==> inputs of job 8690 <==
Design top_button_handler, start of the top module:
module top_button_handler(
    input wire clk,
    input wire rst,
    input wire [3:0] btn,                
    input wire [3:0] sw_p,               
    input wire sw_au,                    
    input wire update_money,
    output reg [3:0] seg_0_data,         
    output reg [3:0] seg_1_data,         
    output reg [3:0] seg_2_data,         
    output reg [3:0] seg_3_data,          
    output wire rs, rw, en,
    output reg [3:0] led,
    output wire [7:0] data
);
export LEC_CHECK = 0
export ABC_AREA = 0
export CAP_MARGIN = 20
export CELL_PAD_IN_SITES_GLOBAL_PLACEMENT = 0
export CORE_ASPECT_RATIO = 0.83
export CORE_MARGIN = 2
export CORE_UTILIZATION = 72
export CTS_CLUSTER_SIZE = 24
export GPL_ROUTABILITY_DRIVEN = 0
export GPL_TIMING_DRIVEN = 1
export MAX_ROUTING_LAYER = met5
export PLACE_DENSITY_LB_ADDON = 0.13
export SLEW_MARGIN = 20
export TNS_END_PERCENT = 90
create_clock -name core_clock -period 9.97 [get_ports {clk}]
run.sh (not shown) runs the stock make flow with config.mk's settings and CLKGATE_MAP_FILE=.
==> job 3840 (differences from job 8690) <==
- ABC_AREA: 0 -> unset
- CELL_PAD_IN_SITES_GLOBAL_PLACEMENT: 0 -> unset
- CORE_ASPECT_RATIO: 0.83 -> unset
- CORE_UTILIZATION: 72 -> 40
- CTS_CLUSTER_SIZE: 24 -> unset
- GPL_ROUTABILITY_DRIVEN: 0 -> unset
- GPL_TIMING_DRIVEN: 1 -> unset
- MAX_ROUTING_LAYER: met5 -> unset
- PLACE_DENSITY_LB_ADDON: 0.13 -> unset
- TNS_END_PERCENT: 90 -> unset
==> flow/constraint.sdc (replaced) <==
create_clock -name core_clock -period 21.0 [get_ports {clk}]
set_input_delay 4.2000 -clock core_clock [delete_from_list [all_inputs] [get_ports {clk}]]
set_output_delay 4.2000 -clock core_clock [all_outputs]
set_load 0.01 [all_outputs]
==> job 2177 (differences from job 8690) <==
- ABC_AREA: 0 -> 1
- CELL_PAD_IN_SITES_DETAIL_PLACEMENT: unset -> 1
- CELL_PAD_IN_SITES_GLOBAL_PLACEMENT: 0 -> 2
- CORE_MARGIN: 2 -> 3
- CORE_UTILIZATION: 72 -> 31
- CTS_CLUSTER_SIZE: 24 -> 30
- MIN_ROUTING_LAYER: unset -> met2
- SETUP_SLACK_MARGIN: unset -> 2.14
- TNS_END_PERCENT: 90 -> 70
==> flow/constraint.sdc (replaced) <==
create_clock -name core_clock -period 32.1 [get_ports {clk}]
set_input_delay 6.4200 -clock core_clock [delete_from_list [all_inputs] [get_ports {clk}]]
set_output_delay 6.4200 -clock core_clock [all_outputs]
set_load 0.01 [all_outputs]
==> job 3512 (differences from job 8690) <==
- ABC_AREA: 0 -> 1
- CAP_MARGIN: 20 -> 15
- CELL_PAD_IN_SITES_GLOBAL_PLACEMENT: 0 -> unset
- CORE_ASPECT_RATIO: 0.83 -> unset
- CTS_CLUSTER_DIAMETER: unset -> 263
- CTS_CLUSTER_SIZE: 24 -> unset
- GPL_ROUTABILITY_DRIVEN: 0 -> unset
- GPL_TIMING_DRIVEN: 1 -> unset
- MAX_ROUTING_LAYER: met5 -> unset
- PLACE_DENSITY_LB_ADDON: 0.13 -> unset
- TNS_END_PERCENT: 90 -> unset
==> flow/constraint.sdc (replaced) <==
create_clock -name core_clock -period 17.0 [get_ports {clk}]
set_input_delay 3.4000 -clock core_clock [delete_from_list [all_inputs] [get_ports {clk}]]
set_output_delay 3.4000 -clock core_clock [all_outputs]
set_load 0.01 [all_outputs]
==> node_exporter_impl.prom <==
# HELP chip_impl_metric Yosys and OpenROAD flow results
# TYPE chip_impl_metric gauge
chip_impl_metric{name="ctsResizeCount",unit=""} 0
chip_impl_info{name="run_status",value="no timing/DRC/antenna violations"} 1
chip_impl_info{name="synth_area_leaders",value="sky130_fd_sc_hd__dfrtp_1, sky130_fd_sc_hd__nand2_1, sky130_fd_sc_hd__inv_1"} 1
chip_impl_metric{name="syn-mean-instance-area",unit="µm²"} 7.207
chip_impl_metric{name="die_area",unit="µm²"} 127700
chip_impl_metric{name="numPlacedInstances",unit=""} 6834
chip_impl_metric{name="floorplan.rows",unit=""} 116
chip_impl_metric{name="post_dp_cell_area",unit="µm²"} 40210
chip_impl_metric{name="synthesis.instances",unit=""} 5311
chip_impl_metric{name="yosys.cell_types.count",unit=""} 93
chip_impl_metric{name="ao_oa_area_share",unit=""} 0.1347
chip_impl_metric{name="globalRouteMet1Util",unit=""} 0
the above is filed under job 2177

==> node_exporter_impl.prom <==
# HELP chip_impl_metric Yosys and OpenROAD flow results
# TYPE chip_impl_metric gauge
chip_impl_info{name="run_status",value="no timing/DRC/antenna violations"} 1
chip_impl_metric{name="globalRouteMet1Util",unit=""} 0.3249
chip_impl_metric{name="yosys.cell_types.count",unit=""} 146
chip_impl_metric{name="floorplan.rows",unit=""} 113
chip_impl_metric{name="ctsResizeCount",unit=""} 0
chip_impl_metric{name="post_dp_cell_area",unit="µm²"} 40360
chip_impl_info{name="synth_area_leaders",value="sky130_fd_sc_hd__dfrtp_1, sky130_fd_sc_hd__nor2_1, sky130_fd_sc_hd__nand2_1"} 1
chip_impl_metric{name="die_area",unit="µm²"} 98100
chip_impl_metric{name="synthesis.instances",unit=""} 4642
chip_impl_metric{name="ao_oa_area_share",unit=""} 0.2491
chip_impl_metric{name="syn-mean-instance-area",unit="µm²"} 8.239
the above is filed under job 3840

==> node_exporter_impl.prom <==
# HELP chip_impl_metric Yosys and OpenROAD flow results
# TYPE chip_impl_metric gauge
chip_impl_metric{name="setup_violations",unit=""} 12
chip_impl_metric{name="final.setup.worst_slack",unit="ps"} -622.9
chip_impl_info{name="layout_checks_that_failed",value="negative setup slack"} 1
chip_impl_metric{name="yosys.cell_types.count",unit=""} 93
chip_impl_metric{name="syn-mean-instance-area",unit="µm²"} 7.207
chip_impl_info{name="run_status",value="failed layout checks"} 1
the above is filed under job 3512

==> node_exporter_impl.prom <==
# HELP chip_impl_metric Flow report values
# TYPE chip_impl_metric gauge
chip_impl_metric{name="synthesis.instances",unit=""} 4642
chip_impl_metric{name="ctsResizeCount",unit=""} 291
chip_impl_metric{name="die_area",unit="µm²"} 54990
chip_impl_metric{name="numPlacedInstances",unit=""} 5963
chip_impl_info{name="stop_error",value="[ERROR GRT-0232] Routing congestion too high. Check the congestion heatmap in the GUI."} 1
chip_impl_metric{name="globalRouteMet1Util",unit=""} 0.8856
chip_impl_metric{name="syn-mean-instance-area",unit="µm²"} 8.239
chip_impl_info{name="stop_stage",value="global routing (5_1_grt)"} 1
chip_impl_info{name="run_status",value="did not finish"} 1
chip_impl_info{name="synth_area_leaders",value="sky130_fd_sc_hd__dfrtp_1, sky130_fd_sc_hd__nor2_1, sky130_fd_sc_hd__nand2_1"} 1
chip_impl_metric{name="floorplan.rows",unit=""} 76
the above is filed under job 8690

